==> run a <==
==> flow/design.v <==
module alu_top(clk, a, b, op, out, carry_out, over_flow, zero);
input clk;
input [31:0] a, b;
input [2:0] op;
output reg [31:0] out;
output reg carry_out, over_flow, zero;
reg [31:0] a_r, b_r;
reg [2:0] op_r;
wire [31:0] alu_out;
wire alu_carry_out, alu_over_flow, alu_zero;
ALU alu_core(a_r, b_r, op_r, alu_out, alu_carry_out, alu_over_flow, alu_zero);
always @(posedge clk) begin
	a_r <= a;
	b_r <= b;
	op_r <= op;
	out <= alu_out;
	carry_out <= alu_carry_out;
	over_flow <= alu_over_flow;
	zero <= alu_zero;
end
endmodule

module xorgate(a, b, out);
output[31:0] out;
input wire[31:0] a, b;
generate  
genvar index;
for (index = 0; index<32; index = index + 1)
	begin: xorgen
		xor xor1(out[index], a[index], b[index]);
	end
endgenerate
endmodule
module andgate(a, b, out);
output[31:0] out;
input[31:0] a, b;
generate  
genvar index;
for (index = 0; index<32; index = index + 1)
	begin: andgen
		and and1(out[index], a[index], b[index]);  
	end
endgenerate
endmodule
module orgate(a, b, out);
output[31:0] out;
input[31:0] a, b;
generate  
genvar index;
for (index = 0; index<32; index = index + 1)
	begin: orgen
		or or1(out[index], a[index], b[index]);
	end
endgenerate
endmodule
module adder(sum, carryout, a, b, carryin);
output sum, carryout;
input a, b, carryin;
xor sumbit(sum, a, b, carryin);
and bc(b_c, b, carryin);
and ac(a_c, a, carryin);
and ab(a_b, a, b);
or cout(carryout, b_c, a_c, a_b);
endmodule
module adder32Bit(addo, carryout, over_flow, A, B, carry_in);
output[31:0] addo;  
output carryout;  
output over_flow;  
input[31:0] A;  
input[31:0] B;  
input carry_in;
wire[31:0] carry_oarray;
adder adder_init (addo[0], carry_oarray[0], A[0], B[0], carry_in);
adder adder1 (addo[1], carry_oarray[1], A[1], B[1], carry_oarray[0]);
generate  
genvar index;
for (index = 2; index<32; index = index + 1)
	begin: add32b
	adder addergen (addo[index], carry_oarray[index], A[index], B[index], carry_oarray[index-1]);
	end
endgenerate
assign carryout = carry_oarray[31];
wire abxor, abcoutxor;
xor xor1(abxor, A[31], B[31]);
xor xor2(abcoutxor, carryout, abxor);
xor xor3(over_flow, addo[31], abcoutxor);
endmodule 
module slt(sum, overflow, slto);
input[31:0] sum;
input overflow;
output slto;
xor slt_xor(slto, sum[31], overflow);
endmodule
module structuralMultiplexer(out, mux_command, ando, oro, xoro, addo, slto);
output[31:0] out;
input[2:0] mux_command;  
input[31:0] ando;  
input[31:0] oro;  
input[31:0] xoro;  
input[31:0] addo;  
input slto;  
wire[2:0] inv_command;
wire[31:0] enableand, enableor, enablexor, enableadd;  
wire enableslt;  
not notCommand0(inv_command[0], mux_command[0]);  
not notCommand1(inv_command[1], mux_command[1]);
not notCommand2(inv_command[2], mux_command[2]);
and slt_and(enableslt, slto, inv_command[2], mux_command[1], inv_command[0]);
generate
genvar index;
for (index = 0; index<32; index = index + 1)
	begin: muxgen 
		and ando_and(enableand[index], ando[index], inv_command[2], mux_command[1], mux_command[0]);  
		and oro_and(enableor[index], oro[index], mux_command[2], inv_command[1], inv_command[0]);  
		and xoro_and(enablexor[index], xoro[index], inv_command[2], inv_command[1], mux_command[0]);  
		and addo_and(enableadd[index], addo[index], inv_command[2], inv_command[1], inv_command[0]);  
		or or1(out[index], enableand[index],  enableor[index], enablexor[index], enableadd[index], enableslt);  
	end
endgenerate
endmodule
module LUT(mux_command, a_inv, b_inv, carry_in, allow_overflow, addr);
output reg[2:0] mux_command;
output reg a_inv;
output reg b_inv;
output reg carry_in;
output reg allow_overflow;
input[2:0] addr;
always @ (addr) begin
	case(addr)
	3'd0: begin mux_command = 3'b000; a_inv = 0; b_inv = 0; carry_in = 0; allow_overflow = 1; end  
	3'd1: begin mux_command = 3'b000; a_inv = 0; b_inv = 1; carry_in = 1; allow_overflow = 1; end  
	3'd2: begin mux_command = 3'b001; a_inv = 0; b_inv = 0; carry_in = 0; allow_overflow = 1; end  
	3'd3: begin mux_command = 3'b010; a_inv = 0; b_inv = 1; carry_in = 1; allow_overflow = 0; end  
	3'd4: begin mux_command = 3'b011; a_inv = 0; b_inv = 0; carry_in = 0; allow_overflow = 1; end  
	3'd6: begin mux_command = 3'b011; a_inv = 1; b_inv = 1; carry_in = 0; allow_overflow = 1; end  
	3'd7: begin mux_command = 3'b100; a_inv = 0; b_inv = 0; carry_in = 0; allow_overflow = 1; end  
	3'd5: begin mux_command = 3'b100; a_inv = 1; b_inv = 1; carry_in = 0; allow_overflow = 1; end  
default: $display("Please check inputs");
endcase
end
endmodule
module ALU(a, b, addr, out, carry_out, over_flow, zero);
input[31:0] a, b;
input[2:0] addr;  
output[31:0] out;
output carry_out, over_flow, zero;
wire carry_in, b_inv;  
wire a_inv, allow_overflow;  
wire[2:0] mux_command;
wire[31:0] A, B;  
wire[31:0] addo, xoro, ando, oro;
wire slto;
LUT lookuptable(mux_command, a_inv, b_inv, carry_in, allow_overflow, addr);
generate
genvar index;
for (index = 0; index<32; index = index + 1)
	begin: abinv_gen
		xor a_invgen(A[index], a[index], a_inv);  
		xor b_invgen(B[index], b[index], b_inv);  
	end
endgenerate
andgate and_gate(A, B, ando);  
orgate or_gate(A, B, oro);  
xorgate xor_gate(A, B, xoro);  
adder32Bit add_gate(addo, carry_out, over_flow, A, B, carry_in);  
slt slt_gate(addo, over_flow, slto);
and allowoverflow_and(overflow, over_flow, allow_overflow);
structuralMultiplexer mux_structure(out, mux_command, ando, oro, xoro, addo, slto);
wire[31:0] equal;
generate  
genvar index1;
for (index1 = 0; index1 <32; index1 = index1+1)begin
                nor nor1(equal[index1], out[index1], 0);
end
endgenerate
and and1(zero, equal[0], equal[1], equal[2], equal[3],equal[4],equal[5],equal[6],equal[7],equal[8],equal[9],equal[10],equal[11],equal[12],equal[13],equal[14],equal[15],equal[16],equal[17],equal[18],equal[19],equal[20],equal[21],equal[22],equal[23],equal[24],equal[25],equal[26],equal[27],equal[28],equal[29],equal[30],equal[31]);
endmodule
==> flow/run.sh <==
#!/bin/bash
# the make line also repeats each setting of config.mk as NAME=value (left out here)
make -C /OpenROAD-flow-scripts/flow DESIGN_CONFIG=/design/flow/config.mk WORK_HOME=/design/flow/orfs CLKGATE_MAP_FILE= finish
==> flow/config.mk <==
export PLATFORM = sky130hd
export DESIGN_NAME = alu_top
export DESIGN_NICKNAME = alu_top
export VERILOG_FILES = /design/flow/design.v
export SDC_FILE = /design/flow/constraint.sdc
export NUM_CORES = 4
export LEC_CHECK = 0
export ABC_AREA = 0
export CAP_MARGIN = 20
export CELL_PAD_IN_SITES_DETAIL_PLACEMENT = 0
export CELL_PAD_IN_SITES_GLOBAL_PLACEMENT = 0
export CORE_ASPECT_RATIO = 1.04
export CORE_MARGIN = 2
export CORE_UTILIZATION = 70
export CTS_CLUSTER_DIAMETER = 132
export CTS_CLUSTER_SIZE = 20
export GPL_ROUTABILITY_DRIVEN = 0
export MAX_ROUTING_LAYER = met4
export PLACE_DENSITY_LB_ADDON = 0.16
export SETUP_SLACK_MARGIN = -0.37
export SLEW_MARGIN = 20
export TNS_END_PERCENT = 50
==> flow/constraint.sdc <==
create_clock -name core_clock -period 13.5 [get_ports {clk}]
set_input_delay 2.7000 -clock core_clock [delete_from_list [all_inputs] [get_ports {clk}]]
set_output_delay 2.7000 -clock core_clock [all_outputs]
set_load 0.01 [all_outputs]
==> run b: changes against run a <==
- ABC_AREA: 0 -> 1
- CAP_MARGIN: 20 -> 0
- CORE_ASPECT_RATIO: 1.04 -> 1.03
- CORE_UTILIZATION: 70 -> 72
- CTS_CLUSTER_DIAMETER: 132 -> 397
==> flow/constraint.sdc (replaced) <==
create_clock -name core_clock -period 12.4 [get_ports {clk}]
set_input_delay 2.4800 -clock core_clock [delete_from_list [all_inputs] [get_ports {clk}]]
set_output_delay 2.4800 -clock core_clock [all_outputs]
set_load 0.01 [all_outputs]
==> results.txt <==
This note records the results obtained with Yosys and OpenROAD.

Placement
Per the detailed placement report, the placed cell area equals 0.007335 sq mm.

Yosys
The synth_stat.txt file lists the number of cells as between 600 and 700. Yosys mapped the design onto 28 distinct sky130hd cell types. Of the post-synthesis cell area, the dominant cell type holds 35.28%. Summing the areas of all compound-gate instances in the mapped netlist gives roughly 4.7% of the synthesized area.

Run status
The run stopped with a tool error. The tool reported: "[ERROR GRT-0116] Global routing finished with congestion. Check the congestion regions in the DRC Viewer". The stage where the run ended is global routing (5_1_grt).

Floorplanning
The pre-placement core utilization is between 70% and 80%. The die boundary height is 96.33 microns. The overall die size recorded for this design is around 0.0090 sq mm.
Source of the figures above: run b

==> results.txt <==
This memo summarizes the results of the implementation run.

Run status
The run did not pass the layout checks because of negative setup slack. The flow ran to the end, but the layout failed its checks.

Floorplanning
Per the OpenROAD floorplan log, the height of the die is 99.73 microns.

Timing
Endpoints with negative setup slack in the final report add up to 28. Across all setup checks in the final design, the least slack found is -507.1 ps.

Yosys
The number of cells in Yosys stat is roughly 640. The number of library cell types mapped by synthesis is roughly 60.
Source of the figures above: run a


========
==> delta: inputs <==
Starts from the design.v that is shown in full above.
make LEC_CHECK=0 ABC_AREA=1 CAP_MARGIN=35 CORE_MARGIN=2 CORE_UTILIZATION=72 CTS_CLUSTER_DIAMETER=380 CTS_CLUSTER_SIZE=16 PLACE_DENSITY_LB_ADDON=0.2 SETUP_SLACK_MARGIN=-0.85 SLEW_MARGIN=20 finish   # period 11.6 ns
run.sh (not shown) runs the stock make flow with config.mk's settings and CLKGATE_MAP_FILE=.
==> pepper (differences from delta) <==
- CAP_MARGIN: 35 -> 20
- CORE_UTILIZATION: 72 -> 58
- CTS_CLUSTER_DIAMETER: 380 -> 218
- CTS_CLUSTER_SIZE: 16 -> unset
- PLACE_DENSITY_LB_ADDON: 0.2 -> unset
- SETUP_SLACK_MARGIN: -0.85 -> -0.72
==> flow/constraint.sdc (replaced) <==
create_clock -name core_clock -period 7.88 [get_ports {clk}]
set_input_delay 1.5760 -clock core_clock [delete_from_list [all_inputs] [get_ports {clk}]]
set_output_delay 1.5760 -clock core_clock [all_outputs]
set_load 0.01 [all_outputs]
==> juniper (differences from delta) <==
- ABC_AREA: 1 -> unset
- CAP_MARGIN: 35 -> 20
- CORE_UTILIZATION: 72 -> 65
- CTS_CLUSTER_DIAMETER: 380 -> 256
- CTS_CLUSTER_SIZE: 16 -> 94
- PLACE_DENSITY_LB_ADDON: 0.2 -> unset
- SETUP_SLACK_MARGIN: -0.85 -> unset
==> flow/constraint.sdc (replaced) <==
create_clock -name core_clock -period 7.18 [get_ports {clk}]
set_input_delay 1.4360 -clock core_clock [delete_from_list [all_inputs] [get_ports {clk}]]
set_output_delay 1.4360 -clock core_clock [all_outputs]
set_load 0.01 [all_outputs]
==> GITHUB_STEP_SUMMARY <==
### Yosys + OpenROAD results

| Metric | Value |
|---|---|
| Status | failed layout checks |
| Fail Reasons | negative setup slack |
| GR Util met3 | 0.0828 |
| Cells in synth_stat.txt | 641 |
| Yosys chip area | 0.00617 mm2 |
| Worst setup slack after layout | -6.29 ns |
| # setup viols final | 35 |
| Unique cell types | 60 |
(the above is from juniper)
==> GITHUB_STEP_SUMMARY <==
### Yosys + OpenROAD results

| Metric | Value |
|---|---|
| Worst setup slack after layout | -4.91 ns |
| Status | failed layout checks |
| # setup viols final | 35 |
| Fail Reasons | negative setup slack |
| GR Util met3 | 0.0569 |
| Cells in synth_stat.txt | 690 |
(the above is from pepper)
==> GITHUB_STEP_SUMMARY <==
### Flow metrics

| Metric | Value |
|---|---|
| GR Util met3 | 0.528 |
| Failed at | global routing (5_1_grt) |
| Yosys chip area | 0.00596 mm2 |
| Cells in synth_stat.txt | 690 |
| Status | did not finish |
| Err | [ERROR GRT-0232] Routing congestion too high. Check the congestion heatmap in the GUI. |
| Unique cell types | 28 |
(the above is from delta)

========
==> inputs of trial 16 <==
Starts from the design.v that is shown in full above.
clock: 23.6 ns
lec_check: 0
abc_area: 1
cap_margin: 20
core_aspect_ratio: 1.15
core_margin: 7
core_utilization: 71
cts_cluster_diameter: 328
cts_cluster_size: 82
gpl_timing_driven: 0
slew_margin: 20
tns_end_percent: 5
==> trial 30: changes against trial 16 <==
ABC_AREA = default   (was 1)
CORE_ASPECT_RATIO = default   (was 1.15)
CORE_MARGIN = 2   (was 7)
CORE_UTILIZATION = 61   (was 71)
CTS_CLUSTER_DIAMETER = default   (was 328)
CTS_CLUSTER_SIZE = default   (was 82)
GPL_TIMING_DRIVEN = default   (was 0)
TNS_END_PERCENT = default   (was 5)
==> flow/constraint.sdc (replaced) <==
create_clock -name core_clock -period 7.16 [get_ports {clk}]
set_input_delay 1.4320 -clock core_clock [delete_from_list [all_inputs] [get_ports {clk}]]
set_output_delay 1.4320 -clock core_clock [all_outputs]
set_load 0.01 [all_outputs]
==> build 87: changes against trial 16 <==
CORE_ASPECT_RATIO = default   (was 1.15)
CORE_MARGIN = 2   (was 7)
CORE_UTILIZATION = 68   (was 71)
CTS_CLUSTER_DIAMETER = 218   (was 328)
CTS_CLUSTER_SIZE = 72   (was 82)
GPL_TIMING_DRIVEN = default   (was 0)
PLACE_DENSITY_LB_ADDON = 0.14   (was default)
SETUP_SLACK_MARGIN = -0.72   (was default)
TNS_END_PERCENT = default   (was 5)
==> flow/constraint.sdc (replaced) <==
create_clock -name core_clock -period 12.4 [get_ports {clk}]
set_input_delay 2.4800 -clock core_clock [delete_from_list [all_inputs] [get_ports {clk}]]
set_output_delay 2.4800 -clock core_clock [all_outputs]
set_load 0.01 [all_outputs]
==> impl_metrics.csv <==
group,metric,value,unit
sta,worst_slew_pin_slew,0.769,ns
power,power_density,253,nW/um2
sta,setup_viol_count_final,35,
yosys,ys_sh_simple,10.0,%
floorplanning,chip_area,10900,um2
sta,setup_ws,-6.27,ns
min_path,worstHoldPathCells,2,
sta,whs,0.911,ns
yosys,yosysTopAreaCellShare,34.1,%
outcome,run_status,"complete, but fails checks",
power,combinationalPowerShare,50.8,%
outcome,so_faults,"negative setup slack",
sta,fin_tns_setup,-199.38,ns
the above is filed under trial 30

==> impl_metrics.csv <==
group,metric,value,unit
sta,worst_slew_pin_slew,0.869,ns
yosys,ys_sh_simple,16.4,%
sta,setup_viol_count_final,35,
power,combinationalPowerShare,46.8,%
sta,fin_tns_setup,-25.40,ns
min_path,worstHoldPathCells,3,
outcome,run_status,"complete, but fails checks",
outcome,so_faults,"negative setup slack",
yosys,yosysTopAreaCellShare,35.3,%
sta,setup_ws,-1.15,ns
power,power_density,149,nW/um2
the above is filed under build 87

==> impl_metrics.csv <==
group,metric,value,unit
outcome,run_status,"complete, no violations",
drt,n_antenna_cell,0,
yosys,yosysTopAreaCellShare,35.3,%
power,power_density,79.5,nW/um2
power,p_int,366,uW
floorplanning,chip_area,11200,um2
power,combinationalPowerShare,44.0,%
sta,setup_ws,6.49,ns
yosys,ys_sh_simple,16.4,%
sta,fin_tns_setup,0,ns
sta,worst_slew_pin_slew,0.801,ns
min_path,worstHoldPathCells,3,
power,p_total,582,uW
sta,whs,0.819,ns
sta,setup_viol_count_final,0,
the above is filed under trial 16


========
==> inputs of 12-22 <==
// alu_top: RTL as listed in full above, without the edits since
Settings: LEC_CHECK=0, ABC_AREA=1, CAP_MARGIN=35, CORE_MARGIN=2, CORE_UTILIZATION=58, CTS_CLUSTER_SIZE=15, SLEW_MARGIN=20; clock period 7.88 ns.
==> 06-12 (differences from 12-22) <==
--- a/flow/config.mk
+++ b/flow/config.mk
@@ -7,7 +7,5 @@
 export LEC_CHECK = 0
-export ABC_AREA = 1
-export CAP_MARGIN = 35
+export CAP_MARGIN = 20
 export CORE_MARGIN = 2
-export CORE_UTILIZATION = 58
-export CTS_CLUSTER_SIZE = 15
+export CORE_UTILIZATION = 59
 export SLEW_MARGIN = 20
==> flow/constraint.sdc (replaced) <==
create_clock -name core_clock -period 11.2 [get_ports {clk}]
set_input_delay 2.2400 -clock core_clock [delete_from_list [all_inputs] [get_ports {clk}]]
set_output_delay 2.2400 -clock core_clock [all_outputs]
set_load 0.01 [all_outputs]
==> summary of the runs <==
06-12 completed and failed the layout checks on setup timing. 12-22 produced a layout that fails on setup timing. In 12-22 the cell count is larger than in 06-12, by 6.4%. Against 12-22, the sequential power of 06-12 is smaller by 30%. Between 12-22 and 06-12, the lower first-iteration DRC count is in 12-22 (gap about 40%, measured against 06-12). Synthesized area: 06-12 is higher than 12-22 (3.5%). Against 12-22, the critical path depth of 06-12 is lower by 2. In 12-22 the combinational power is larger than in 06-12, by about 24%. Die area: 06-12 is larger than 12-22 (about 1.7%). Against 12-22, the clock skew of 06-12 is lower by 0.00064 ns.
Power and IR drop assume default switching activity.
